== north ==
==> flow/design.v (excerpt) <==
module calculator #(parameter BCDdigits = 2,parameter cols_count=4,parameter rows_count=4)(
                                                                                          input clk,rst,start,
                                                                                          output [cols_count-1:0] cols,
                                                                                          input [rows_count-1:0] rows,
                                                                                          output reg [7:0] digit1,digit2,digit3,digit4,
                                                                                          output reg sign);
make LEC_CHECK=0 ABC_AREA=1 CAP_MARGIN=20 CELL_PAD_IN_SITES_DETAIL_PLACEMENT=1 CELL_PAD_IN_SITES_GLOBAL_PLACEMENT=3 CORE_ASPECT_RATIO=1.54 CORE_MARGIN=3 CORE_UTILIZATION=40 CTS_CLUSTER_DIAMETER=118 GPL_ROUTABILITY_DRIVEN=1 PLACE_DENSITY_LB_ADDON=0.02 SLEW_MARGIN=15 TNS_END_PERCENT=35 finish   # period 94.9 ns
run.sh (not shown) runs the stock make flow with config.mk's settings and CLKGATE_MAP_FILE=.
### north -> south
==> flow/config.mk <==
export PLATFORM = sky130hd
export DESIGN_NAME = calculator
export DESIGN_NICKNAME = calculator
export VERILOG_FILES = /design/flow/design.v
export SDC_FILE = /design/flow/constraint.sdc
export NUM_CORES = 4
export LEC_CHECK = 0
export CAP_MARGIN = 20
export CORE_MARGIN = 2
export CORE_UTILIZATION = 68
export SLEW_MARGIN = 20
==> flow/constraint.sdc <==
create_clock -name core_clock -period 85.1 [get_ports {clk}]
set_input_delay 17.0200 -clock core_clock [delete_from_list [all_inputs] [get_ports {clk}]]
set_output_delay 17.0200 -clock core_clock [all_outputs]
set_load 0.01 [all_outputs]
--- outcome ---
north → south: global-route usage now larger; slack of the worst reg-to-reg path now smaller; share of the final layout cell area in multi-input gates now larger.
Between north and south, area overhead of the layout relative to synthesis increased.
Total number of vias on south is down relative to north.
Taking north as the reference point, the total buffers and inverters traversed by the critical path of south falls by about 70%.
The number of rows created at floorplan in north is 1.8 times that in south.
Relative to south, the following input files were edited for east:
-- flow/config.mk --
<<< south, line 9
export CORE_MARGIN = 2
export CORE_UTILIZATION = 68
export SLEW_MARGIN = 20
>>> east, line 9
export CORE_MARGIN = 2
export CORE_UTILIZATION = 40
export SLEW_MARGIN = 20
==> flow/constraint.sdc <==
create_clock -name core_clock -period 48.7 [get_ports {clk}]
set_input_delay 9.7400 -clock core_clock [delete_from_list [all_inputs] [get_ports {clk}]]
set_output_delay 9.7400 -clock core_clock [all_outputs]
set_load 0.01 [all_outputs]
==> comparison <==
east completed end to end; final checks failed (negative setup slack).
Changes observed in east relative to south: achievable clock frequency went up by 1.3 MHz; portion of the clock cycle consumed by the worst path in the final layout increased by 55 points relative to the old numbers; shortest clock period the worst path allows after layout decreased 7940 ps; count of endpoints failing setup in the final report climbed 60.
[compare] base=south new=east: via count increased 8,086, die footprint increased 69%.
Inputs modified between east and west:
-- flow/config.mk --
<<< east, line 7
export LEC_CHECK = 0
export CAP_MARGIN = 20
export CORE_MARGIN = 2
export CORE_UTILIZATION = 40
export SLEW_MARGIN = 20
>>> west, line 7
export LEC_CHECK = 0
export ABC_AREA = 1
export CAP_MARGIN = 15
export CORE_MARGIN = 2
export CORE_UTILIZATION = 40
export SLEW_MARGIN = 15
==> flow/constraint.sdc <==
create_clock -name core_clock -period 85.0 [get_ports {clk}]
set_input_delay 17.0000 -clock core_clock [delete_from_list [all_inputs] [get_ports {clk}]]
set_output_delay 17.0000 -clock core_clock [all_outputs]
set_load 0.01 [all_outputs]
--- outcome ---
- Having completed the whole flow, west delivered a layout that passed the timing, design-rule and antenna checks.
- Completing all stages was not enough for east: its layout failed the final checks because of negative setup slack.
- Diff east -> west: post-placement setup slack has increased, wire length has decreased, area growth from synthesis to layout has decreased, post-CTS setup repair buffer count has decreased.
- From east to west the numbers moved as follows: wire length on met3 -about 33%; maximum single-stage delay on the critical path +90 ps.
- Compare west and east | final-layout setup total negative slack higher: west
- For cell count in the Yosys report, dividing the value from east by the value from west gives 0.76.
- Of west and east, west shows the higher area after synthesis, with east below it.
- The initial core utilization of west and that of east are within noise of each other.
Input-level comparison between middle and west:
-- flow/config.mk --
<<< west, line 7
export LEC_CHECK = 0
export ABC_AREA = 1
export CAP_MARGIN = 15
export CORE_MARGIN = 2
export CORE_UTILIZATION = 40
export SLEW_MARGIN = 15
>>> middle, line 7
export LEC_CHECK = 0
export CAP_MARGIN = 20
export CORE_ASPECT_RATIO = 1.23
export CORE_MARGIN = 8
export CORE_UTILIZATION = 57
export CTS_CLUSTER_DIAMETER = 187
export CTS_CLUSTER_SIZE = 99
export GPL_ROUTABILITY_DRIVEN = 0
export GPL_TIMING_DRIVEN = 0
export HOLD_SLACK_MARGIN = -0.07
export SLEW_MARGIN = 0
export TNS_END_PERCENT = 5
--- outcome ---
- Taking middle over west, the buffer and inverter count on the worst path ratio works out to 0.64.
- Wire: middle routes less than west
- west -> middle: path depth of the worst reg2reg path decreased by a few percent
- west → middle: portion of the clock cycle consumed by the worst path in the final layout has increased; via count saw a decrease.
- middle ended with more total of cells resized after clock tree synthesis than west.
- Higher number of setup buffers added after CTS was reported by middle, not west.

Starting RTL as in the previous note.
Settings: LEC_CHECK=0, ABC_AREA=1, CAP_MARGIN=5, CORE_MARGIN=2, CORE_UTILIZATION=71, CTS_CLUSTER_DIAMETER=225, CTS_CLUSTER_SIZE=33, HOLD_SLACK_MARGIN=-0.09, SLEW_MARGIN=20; clock period 75.2 ns.
Edit:
ABC_AREA = default   (was 1)
CAP_MARGIN = 20   (was 5)
CORE_UTILIZATION = 40   (was 71)
CTS_CLUSTER_DIAMETER = default   (was 225)
CTS_CLUSTER_SIZE = default   (was 33)
HOLD_SLACK_MARGIN = default   (was -0.09)
clock period = 81.7 ns   (was 75.2 ns; I/O delays follow)
Effect: The changed run completed without violations; cell count came out lower by 13%; non-clock buffer count came out higher by 203; hold slack gains 0.048 ns.

## exp/umber
Starting RTL as in the previous note.
// calculator
module calculator #(parameter BCDdigits = 2,parameter cols_count=4,parameter rows_count=4)(
                                                                                          input clk,rst,start,
                                                                                          output [cols_count-1:0] cols,
                                                                                          input [rows_count-1:0] rows,
                                                                                          output reg [7:0] digit1,digit2,digit3,digit4,
                                                                                          output reg sign);
  wire [BCDdigits*4*2-1:0] display;
  wire [3:0]encode_data;
  wire done,ack;
  keypad_controller kpad_controller(.clk(clk), .rst(rst), .enable(start), .ack(ack),.cols(cols),.rows(rows),.encode_data(encode_data),.done(done));
  control_logic control_logic(.data(encode_data), .clk(clk), .rst(rst), .done(done), .ack(ack), .display(display),.sign(sign));
  display disp(.display_data(display[15:0]),.seven_seg_data1(digit1),.seven_seg_data2(digit2),.seven_seg_data3(digit3),.seven_seg_data4(digit4));
 endmodule
clock: 140.0 ns
lec_check: 0
abc_area: 0
cap_margin: 35
core_aspect_ratio: 1.14
core_margin: 2
core_utilization: 69
cts_cluster_diameter: 171
cts_cluster_size: 100
slew_margin: 25
Looking at the reports, exp/umber completed the entire flow and the layout it produced met the timing, design-rule and antenna checks.
Changes in exp/amber relative to exp/umber:
diff --git a/flow/config.mk b/flow/config.mk
--- a/flow/config.mk
+++ b/flow/config.mk
@@ -12,3 +12,3 @@
-export CORE_UTILIZATION = 69
-export CTS_CLUSTER_DIAMETER = 171
-export CTS_CLUSTER_SIZE = 100
+export CORE_UTILIZATION = 50
+export CTS_CLUSTER_DIAMETER = 156
+export CTS_CLUSTER_SIZE = 99
@@ -15,0 +16 @@
+export TNS_END_PERCENT = 20
Results
Between exp/umber and exp/amber, the worst hold-check slack does not differ in any meaningful way. Fmax across exp/umber and exp/amber: no real change. Min number of rows created at floorplan across exp/umber and exp/amber: exp/umber. exp/amber — critical path depth in cells 3 lower, exp/umber as reference.
Modified inputs, exp/onyx compared to exp/amber
diff --git a/flow/config.mk b/flow/config.mk
--- a/flow/config.mk
+++ b/flow/config.mk
@@ -13,2 +13 @@
-export CTS_CLUSTER_DIAMETER = 156
-export CTS_CLUSTER_SIZE = 99
+export CTS_CLUSTER_SIZE = 63
@@ -16 +14,0 @@
-export TNS_END_PERCENT = 20
Notes after the runs:
Reported for exp/onyx and exp/amber, clock distribution area overhead in the final layout turned out identical to the last digit.
Diff exp/onyx..exp/amber | layout overhead on the synthesized area | unchanged
From exp/onyx to exp/amber, wire length did not move at all.
Here is what was changed in the inputs of exp/juniper compared with exp/onyx.
diff --git a/flow/config.mk b/flow/config.mk
--- a/flow/config.mk
+++ b/flow/config.mk
@@ -12 +12,2 @@
-export CORE_UTILIZATION = 50
+export CORE_UTILIZATION = 36
+export CTS_CLUSTER_DIAMETER = 292
@@ -13,0 +15 @@
+export GPL_ROUTABILITY_DRIVEN = 0
Results
Required time at the worst-slack endpoint was higher in exp/onyx than in exp/juniper.

Setup of old:
calculator again, from the RTL that the note above started with.
Settings: LEC_CHECK=0, ABC_AREA=0, CAP_MARGIN=35, CORE_ASPECT_RATIO=1.14, CORE_MARGIN=2, CORE_UTILIZATION=30, CTS_CLUSTER_DIAMETER=167, CTS_CLUSTER_SIZE=100, SLEW_MARGIN=25; clock period 140.0 ns.
Input changes introduced in new (baseline for comparison: old):
--- a/flow/config.mk
+++ b/flow/config.mk
@@ -6,10 +6,15 @@
 export NUM_CORES = 4
 export LEC_CHECK = 0
-export ABC_AREA = 0
-export CAP_MARGIN = 35
+export ABC_AREA = 1
+export CAP_MARGIN = 20
+export CELL_PAD_IN_SITES_GLOBAL_PLACEMENT = 1
 export CORE_ASPECT_RATIO = 1.14
 export CORE_MARGIN = 2
 export CORE_UTILIZATION = 30
-export CTS_CLUSTER_DIAMETER = 167
-export CTS_CLUSTER_SIZE = 100
-export SLEW_MARGIN = 25
+export CTS_CLUSTER_DIAMETER = 235
+export CTS_CLUSTER_SIZE = 63
+export GPL_ROUTABILITY_DRIVEN = 1
+export MAX_ROUTING_LAYER = met4
+export PLACE_DENSITY_LB_ADDON = 0.13
+export SLEW_MARGIN = 15
+export TNS_END_PERCENT = 10
Notes after the runs:
Looking at mux cell area share after synthesis across new and old, the one that comes out higher is old. Aggregate routed wire length up about 33% in new wrt old. new: global-route met1 utilization 4.1 points above old. new against old: global-route wire length before repair shows an increase of 50000 um, overall track demand over capacity in global routing shows an increase of 3.6 points, delay of the slowest cell on the worst path shows a reduction of 0.24 ns. Going from old to new, the cell area was found to have gone up by 14%. Area of the die deteriorates in new relative to old. There was hardly any difference in floorplan utilization between old and new. Run comparison: old library cell contributing the largest single delay on the critical path sky130_fd_sc_hd__or4b_1; new library cell contributing the largest single delay on the critical path sky130_fd_sc_hd__inv_2.

== build 88 ==
calculator again, from the RTL that the note above started with.
==> flow/design.v (excerpt) <==
module calculator #(parameter BCDdigits = 2,parameter cols_count=4,parameter rows_count=4)(
                                                                                          input clk,rst,start,
                                                                                          output [cols_count-1:0] cols,
                                                                                          input [rows_count-1:0] rows,
                                                                                          output reg [7:0] digit1,digit2,digit3,digit4,
                                                                                          output reg sign);
==> flow/config.mk <==
export PLATFORM = sky130hd
export DESIGN_NAME = calculator
export DESIGN_NICKNAME = calculator
export VERILOG_FILES = /design/flow/design.v
export SDC_FILE = /design/flow/constraint.sdc
export NUM_CORES = 4
export LEC_CHECK = 0
export ABC_AREA = 1
export CAP_MARGIN = 20
export CORE_MARGIN = 2
export CORE_UTILIZATION = 72
export CTS_CLUSTER_SIZE = 95
export PLACE_DENSITY = 0.42
export SLEW_MARGIN = 20
==> flow/constraint.sdc <==
create_clock -name core_clock -period 76.4 [get_ports {clk}]
set_input_delay 15.2800 -clock core_clock [delete_from_list [all_inputs] [get_ports {clk}]]
set_output_delay 15.2800 -clock core_clock [all_outputs]
set_load 0.01 [all_outputs]
The flow did not stop early for build 88: all stages ran, and the layout cleared the timing, design-rule and antenna checks.
For build 3, these inputs were changed with respect to build 88:
--- a/flow/config.mk
+++ b/flow/config.mk
@@ -11,4 +11,4 @@
 export CORE_UTILIZATION = 72
-export CTS_CLUSTER_SIZE = 95
-export PLACE_DENSITY = 0.42
+export CTS_CLUSTER_DIAMETER = 41
+export PLACE_DENSITY_LB_ADDON = 0.21
 export SLEW_MARGIN = 20
==> flow/constraint.sdc <==
create_clock -name core_clock -period 68.6 [get_ports {clk}]
set_input_delay 13.7200 -clock core_clock [delete_from_list [all_inputs] [get_ports {clk}]]
set_output_delay 13.7200 -clock core_clock [all_outputs]
set_load 0.01 [all_outputs]
==> results <==
- Summary of build 3 over build 88: global-route met3 utilization +1.5 points; routed via count divided by cell count +0.81%; number of clock buffers in the layout +1; worst setup slack -1.77 ns.
## Diff of input files: build 46 against build 3
--- a/flow/config.mk
+++ b/flow/config.mk
@@ -7,8 +7,5 @@
 export LEC_CHECK = 0
-export ABC_AREA = 1
 export CAP_MARGIN = 20
 export CORE_MARGIN = 2
-export CORE_UTILIZATION = 72
-export CTS_CLUSTER_DIAMETER = 41
-export PLACE_DENSITY_LB_ADDON = 0.21
+export CORE_UTILIZATION = 30
 export SLEW_MARGIN = 20
==> flow/constraint.sdc <==
create_clock -name core_clock -period 115.0 [get_ports {clk}]
set_input_delay 23.0000 -clock core_clock [delete_from_list [all_inputs] [get_ports {clk}]]
set_output_delay 23.0000 -clock core_clock [all_outputs]
set_load 0.01 [all_outputs]
--- outcome ---
Side by side, global-route met2 utilization turned out lower in build 46 than in build 3.
Build 46 vs build 3, termination of the worst setup path: digit4[3] vs digit4[5]
In terms of clock network latency to the later pin of the worst-skew pair, build 46 and build 3 differ only marginally.
Non-clock buffer count on build 46 is down relative to build 3.
After detailed routing, build 3 needs more wire than build 46.
Detailed-route vias per instance: build 46 vs build 3 down 3.7%
Between build 46 and build 3, register-to-register slack is lower for build 3, build 46 comes in above that.
Compared with build 3, build 46 shows a lower xor and xnor fraction of the mapped netlist area.
[inputs] build 80 vs build 46
--- a/flow/config.mk
+++ b/flow/config.mk
@@ -9,3 +9,3 @@
 export CORE_MARGIN = 2
-export CORE_UTILIZATION = 30
+export CORE_UTILIZATION = 58
 export SLEW_MARGIN = 20
==> flow/constraint.sdc <==
create_clock -name core_clock -period 68.8 [get_ports {clk}]
set_input_delay 13.7600 -clock core_clock [delete_from_list [all_inputs] [get_ports {clk}]]
set_output_delay 13.7600 -clock core_clock [all_outputs]
set_load 0.01 [all_outputs]
Results
- [flow] build 80 | stages: complete | final checks: fail | reason: setup timing
- Compared with build 46, build 80 shows a total cell area at the placement stage that is about 26% higher.
- Note that the critical path depth recorded for build 80 amounts to 1.09 times the value seen in build 46.
- Build 46 -> build 80: Yosys chip area delta 0, exact match
- For build 80, the timing endpoint of the critical path was digit4[6], unlike build 46, where it was digit4[3].
- Build 80 vs build 46 — average routed wire per standard cell rose 6.3 um.
- In build 80, half-perimeter wire length after detailed placement is higher than in build 46.
- Build 80 ended with more number of antenna violations at the first check in global routing than build 46.
- Build 80 — multi-input gate share of total cell area 18 points lower, build 46 as reference
- In the tables for build 80 and build 46, post-layout minimum cycle time reads lower with build 80.

Setup of exp/lagoon:
calculator again, from the RTL that the note above started with.
clock: 75.0 ns
lec_check: 0
abc_area: 1
cap_margin: 5
core_aspect_ratio: 0.96
core_margin: 2
core_utilization: 71
cts_cluster_diameter: 260
cts_cluster_size: 17
slew_margin: 25
Looking at the reports, exp/lagoon completed the entire flow and the layout it produced met the timing, design-rule and antenna checks.
diff inputs: exp/lagoon => exp/zinc
- a change of SLEW_MARGIN from 25 to 20
- a deleted ABC_AREA that had been 1
- a change of CORE_UTILIZATION from 71 to 35
- a deleted CTS_CLUSTER_SIZE that had been 17
- a deleted CTS_CLUSTER_DIAMETER that had been 260
- a deleted CORE_ASPECT_RATIO that had been 0.96
- a change of CAP_MARGIN from 5 to 20
- a change of the clock period (ns, I/O delays scaled along) from 75.0 to 81.7
==> results <==
- Overall chip area, exp/zinc and exp/lagoon, lower one = exp/lagoon.
- Sort exp/zinc and exp/lagoon by minimum period implied by the final worst setup slack asc -> top: exp/lagoon
- The synthesized area divided by synthesized cell count in exp/lagoon is 0.878 times that in exp/zinc.
- Comparing exp/zinc and exp/lagoon, final worst-path cycle share is lower on exp/lagoon.
- Of exp/zinc and exp/lagoon, it is exp/zinc that has the lower worst setup slack.
- exp/zinc vs exp/lagoon on final area: exp/zinc is the lower one.
Changes in exp/raven relative to exp/zinc:
- CORE_UTILIZATION: 35 -> 40
- the clock period (ns, I/O delays scaled along): 81.7 -> 85.0
Results
exp/raven: flow completed, timing, DRC and antenna clean
The core utilization in exp/raven sits 4.4 points above the value recorded for exp/zinc.
From exp/zinc to exp/raven the numbers moved as follows: fmax went down 3.0%, logic depth of the worst path, buffers included held.
Relative to exp/raven, the following input files were edited for exp/nickel:
- a change of SLEW_MARGIN from 20 to 0
- a change of CORE_UTILIZATION from 40 to 57
- an added GPL_ROUTABILITY_DRIVEN of 0
- a change of CORE_MARGIN from 2 to 8
- an added CTS_CLUSTER_DIAMETER of 187
- an added CORE_ASPECT_RATIO of 1.74
- an added TNS_END_PERCENT of 5
- an added HOLD_SLACK_MARGIN of 0.27
- an added CTS_CLUSTER_SIZE of 99
Results
exp/nickel went all the way through synthesis, placement and routing and the layout is clean on timing, DRC and antenna.
Across both runs, relative area of non-clock buffer cells in the final design was higher for exp/nickel than for exp/raven.
On exp/nickel: total global routing track utilization is 13 points higher than what exp/raven gave.
In exp/nickel the met1 wire length turned out 11 mm lower than in exp/raven.
Run comparison: exp/raven highest routing layer actually used met4; exp/nickel highest routing layer actually used met5
Edits applied to the flow inputs when going from exp/nickel to exp/yarrow:
- clearing CORE_ASPECT_RATIO, which used to be 1.74
- swapping 8 for 2 in CORE_MARGIN
- swapping 0 for 20 in SLEW_MARGIN
- clearing TNS_END_PERCENT, which used to be 5
- clearing CTS_CLUSTER_SIZE, which used to be 99
- clearing CTS_CLUSTER_DIAMETER, which used to be 187
- clearing HOLD_SLACK_MARGIN, which used to be 0.27
- swapping 57 for 40 in CORE_UTILIZATION
- swapping 85.0 for 52.6 in the clock period (ns, I/O delays scaled along)
--- outcome ---
Summary — number of logic stages on the critical path including buffering, exp/yarrow relative to exp/nickel: higher, by 7.2%. exp/yarrow ran in full, but the layout does not pass; the checks complain about negative setup slack. Starting density of the core on exp/yarrow is down relative to exp/nickel. exp/yarrow vs. exp/nickel: sequential share of cell area went down by 2.1 points. Diff exp/nickel -> exp/yarrow | net count reported at finish | up by more than a quarter. Comparing met3 routing resource usage after global routing for exp/yarrow and exp/nickel, the smaller number came from exp/yarrow. Maximum frequency was lower in exp/nickel than in exp/yarrow. exp/nickel has a lower area overhead of the layout relative to synthesis than exp/yarrow. Summary of exp/yarrow over exp/nickel: worst hold slack was more or less identical; post-layout instance area picked up an extra about 46%.
Changes in exp/ember relative to exp/yarrow:
- clearing GPL_ROUTABILITY_DRIVEN, which used to be 0
- swapping 40 for 58 in CORE_UTILIZATION
- swapping 52.6 for 69.7 in the clock period (ns, I/O delays scaled along)
Results
STATUS run=exp/ember STAGES=ALL_DONE FINAL_CHECKS=FAILED CAUSE=negative setup slack. Taking exp/yarrow as the reference, in exp/ember fmax now smaller; clock skew comparable; largest net degree at the start of global routing now smaller; number of instances in the synthesized netlist comparable. Logic depth of the worst register-to-register path, exp/ember vs exp/yarrow: down slightly. Between exp/ember and exp/yarrow, the detailed route wirelength on metal3 is higher for exp/ember. exp/ember: number of DRC violations after detailed-routing iteration 0 is 49% higher than what exp/yarrow reported. When the final numbers for exp/ember and exp/yarrow were put side by side, the share of the clock period used by the worst path turned out to be smaller in exp/ember.
